==> run Z: inputs <==
Design cpu, start of the top module:
module cpu (
    input  clk,
    input  rst_n,
    input  [31:0] instr,
    input  [31:0] ram_data2,
    input  [10:0] start_pc,
    input  [3:0]  reg_addr,   
    output logic         waiting,
    output logic         ram_w_en1,
    output logic         ram_w_en2,
    output logic [10:0]  ram_addr2,
    output logic [31:0]  ram_in2,
    output logic [31:0]  status_out,
    output logic [31:0]  datapath_out,
    output logic [10:0]  pc_out,
    output logic [31:0]  reg_output
);
    logic [31:0] instr_reg;
    logic [3:0]  cond;            
    logic [6:0]  opcode;          
    logic        en_status_decode;  
    logic [3:0]  rn, rd, rs, rm;  
    logic [1:0]  shift_op;        
    logic [4:0]  imm5;            
    logic [11:0] imm12;           
    logic [23:0] imm24;           
    logic        P, U, W;         
    logic [3:0] rt;
    assign rt = rd;
    logic [31:0] status_out_dp;
    logic [31:0] datapath_out_dp;
    logic [31:0] str_data_dp;
    logic [10:0] pc_out_dp;
    logic [31:0] reg_output_dp;
    logic        waiting_ctrl;
    logic        w_en1, w_en2, w_en_ldr, sel_load_LR;
    logic [1:0]  sel_A_in, sel_B_in, sel_shift_in;
    logic        en_A, en_B, en_C, en_S;
    logic        sel_A, sel_B, sel_post_indexing;
    logic [2:0]  ALU_op;
    logic        en_status, status_rdy_ctrl;
    logic        load_ir, load_pc_ctrl;
    logic [1:0]  sel_pc_ctrl;
    logic        ram_w_en1_ctrl, ram_w_en2_ctrl;
    assign waiting = waiting_ctrl;
    assign status_out = status_out_dp;
    assign datapath_out = datapath_out_dp;
    assign pc_out = pc_out_dp;
    assign reg_output = reg_output_dp;
    assign ram_addr2 = datapath_out_dp[10:0];
    assign ram_in2 = str_data_dp;
    assign ram_w_en1 = ram_w_en1_ctrl;
    assign ram_w_en2 = ram_w_en2_ctrl;
    idecoder idecoder(
        .instr(instr_reg),
        .cond(cond),
        .opcode(opcode),
        .en_status(en_status_decode),
        .rn(rn),
        .rd(rd),
        .rs(rs),
        .rm(rm),
        .shift_op(shift_op),
        .imm5(imm5),
        .imm12(imm12),
        .imm24(imm24),
        .P(P),
        .U(U),
        .W(W)
    );
    datapath datapath(
        .clk(clk),
        .rst_n(rst_n),
  ...
==> flow/config.mk <==
export PLATFORM = sky130hd
export DESIGN_NAME = cpu
export DESIGN_NICKNAME = cpu
export VERILOG_FILES = /design/flow/design.v
export SDC_FILE = /design/flow/constraint.sdc
export NUM_CORES = 4
export LEC_CHECK = 0
export ABC_AREA = 0
export CAP_MARGIN = 40
export CELL_PAD_IN_SITES_GLOBAL_PLACEMENT = 2
export CORE_MARGIN = 2
export CORE_UTILIZATION = 54
export GPL_ROUTABILITY_DRIVEN = 0
export GPL_TIMING_DRIVEN = 1
export MAX_ROUTING_LAYER = met4
export MIN_ROUTING_LAYER = met1
export PLACE_DENSITY_LB_ADDON = 0.28
export SLEW_MARGIN = 20
export TNS_END_PERCENT = 20
==> flow/constraint.sdc <==
create_clock -name core_clock -period 8.38 [get_ports {clk}]
set_input_delay 1.6760 -clock core_clock [delete_from_list [all_inputs] [get_ports {clk}]]
set_output_delay 1.6760 -clock core_clock [all_outputs]
set_load 0.01 [all_outputs]
run.sh (not shown) runs the stock make flow with config.mk's settings and CLKGATE_MAP_FILE=.
==> run G (differences from run Z) <==
- ABC_AREA: 0 -> not set
- CELL_PAD_IN_SITES_GLOBAL_PLACEMENT: 2 -> not set
- CORE_UTILIZATION: 54 -> 72
- CTS_CLUSTER_SIZE: not set -> 33
- GPL_ROUTABILITY_DRIVEN: 0 -> not set
- GPL_TIMING_DRIVEN: 1 -> not set
- MAX_ROUTING_LAYER: met4 -> not set
- MIN_ROUTING_LAYER: met1 -> not set
- PLACE_DENSITY_LB_ADDON: 0.28 -> not set
- SETUP_SLACK_MARGIN: not set -> 2.31
- TNS_END_PERCENT: 20 -> not set
==> flow/constraint.sdc (replaced) <==
create_clock -name core_clock -period 7.78 [get_ports {clk}]
set_input_delay 1.5560 -clock core_clock [delete_from_list [all_inputs] [get_ports {clk}]]
set_output_delay 1.5560 -clock core_clock [all_outputs]
set_load 0.01 [all_outputs]
==> run K (differences from run Z) <==
- ABC_AREA: 0 -> not set
- CAP_MARGIN: 40 -> 30
- CELL_PAD_IN_SITES_GLOBAL_PLACEMENT: 2 -> not set
- CORE_UTILIZATION: 54 -> 57
- GPL_ROUTABILITY_DRIVEN: 0 -> 1
- GPL_TIMING_DRIVEN: 1 -> not set
- MAX_ROUTING_LAYER: met4 -> met5
- MIN_ROUTING_LAYER: met1 -> not set
- PLACE_DENSITY: not set -> 0.64
- PLACE_DENSITY_LB_ADDON: 0.28 -> not set
- TNS_END_PERCENT: 20 -> 10
==> flow/constraint.sdc (replaced) <==
create_clock -name core_clock -period 5.09 [get_ports {clk}]
set_input_delay 1.0180 -clock core_clock [delete_from_list [all_inputs] [get_ports {clk}]]
set_output_delay 1.0180 -clock core_clock [all_outputs]
set_load 0.01 [all_outputs]
==> run H (differences from run Z) <==
- ABC_AREA: 0 -> not set
- CAP_MARGIN: 40 -> 15
- CELL_PAD_IN_SITES_GLOBAL_PLACEMENT: 2 -> not set
- CORE_UTILIZATION: 54 -> 66
- CTS_CLUSTER_SIZE: not set -> 53
- GPL_ROUTABILITY_DRIVEN: 0 -> 1
- GPL_TIMING_DRIVEN: 1 -> not set
- MIN_ROUTING_LAYER: met1 -> not set
- PLACE_DENSITY: not set -> 0.64
- PLACE_DENSITY_LB_ADDON: 0.28 -> not set
- TNS_END_PERCENT: 20 -> 10
==> flow/constraint.sdc (replaced) <==
create_clock -name core_clock -period 8.28 [get_ports {clk}]
set_input_delay 1.6560 -clock core_clock [delete_from_list [all_inputs] [get_ports {clk}]]
set_output_delay 1.6560 -clock core_clock [all_outputs]
set_load 0.01 [all_outputs]
==> comparison table <==
Clock transition time at the flip-flop clock pins of the worst setup and hold paths: run K 0.06 ns; run H -; run Z 0.06 ns; run G -
Worst Setup SP: run K datapath.S_reg[0]; run H -; run Z datapath.S_reg[0]; run G -
Cell area after layout: run K 65500 um^2; run H -; run Z 60400 um^2; run G -
Highest Signal Layer: run K met5; run H -; run Z met4; run G -
Post-layout net count: run K 5775; run H -; run Z 5389; run G -
Average via count per standard cell: run K 7.20; run H -; run Z 7.05; run G -
Required time worst endpoint: run K 4.07 ns; run H -; run Z 6.70 ns; run G -
Hold Crit Class: run K in2async; run H -; run Z reg2reg; run G -
Logic share of the area: run K 0.487; run H -; run Z 0.498; run G -
Logic pwr share: run K 0.607; run H -; run Z 0.554; run G -
Final count of pins violating max slew: run K 0; run H -; run Z 0; run G -
Reg-to-reg setup timing slack: run K -1.45 ns; run H -; run Z 1.69 ns; run G -
Switching part of the total power: run K 0.413; run H -; run Z 0.408; run G -
Total power consumption of the routed design: run K 30.3 mW; run H -; run Z 16.5 mW; run G -
Die X: run K 294 um; run H 274 um; run Z 302 um; run G 262 um
Leakage: run K 25.7 nW; run H -; run Z 23.3 nW; run G -
Insertion Delay late pin: run K 0.64 ns; run H -; run Z 0.63 ns; run G -
Worst path most repeated cell: run K buf_12; run H -; run Z buf_4; run G -
Reported net switching power: run K 12.5 mW; run H -; run Z 6.73 mW; run G -
Wire length per cell after detailed routing: run K 32.5 um; run H -; run Z 31.8 um; run G -
Top power consumer group: run K combinational cells; run H -; run Z combinational cells; run G -
Status: run K failed layout checks; run H did not finish; run Z failed layout checks; run G did not finish
Last stage reached: run K -; run H global routing (5_1_grt); run Z -; run G global routing (5_1_grt)
Reasons for failing layout checks: run K setup timing; run H -; run Z setup timing; run G -
Comb. pwr: run K 18.4 mW; run H -; run Z 9.14 mW; run G -
Crit path max-delay cell type: run K or4_4; run H -; run Z dfrtp_4; run G -
Leading cell category by total area: run K multi-input combinational cells; run H -; run Z multi-input combinational cells; run G -
Clock net power: run K 4.83 mW; run H -; run Z 3.06 mW; run G -
Power figures rest on the tool's default switching activity, not on a simulated workload.
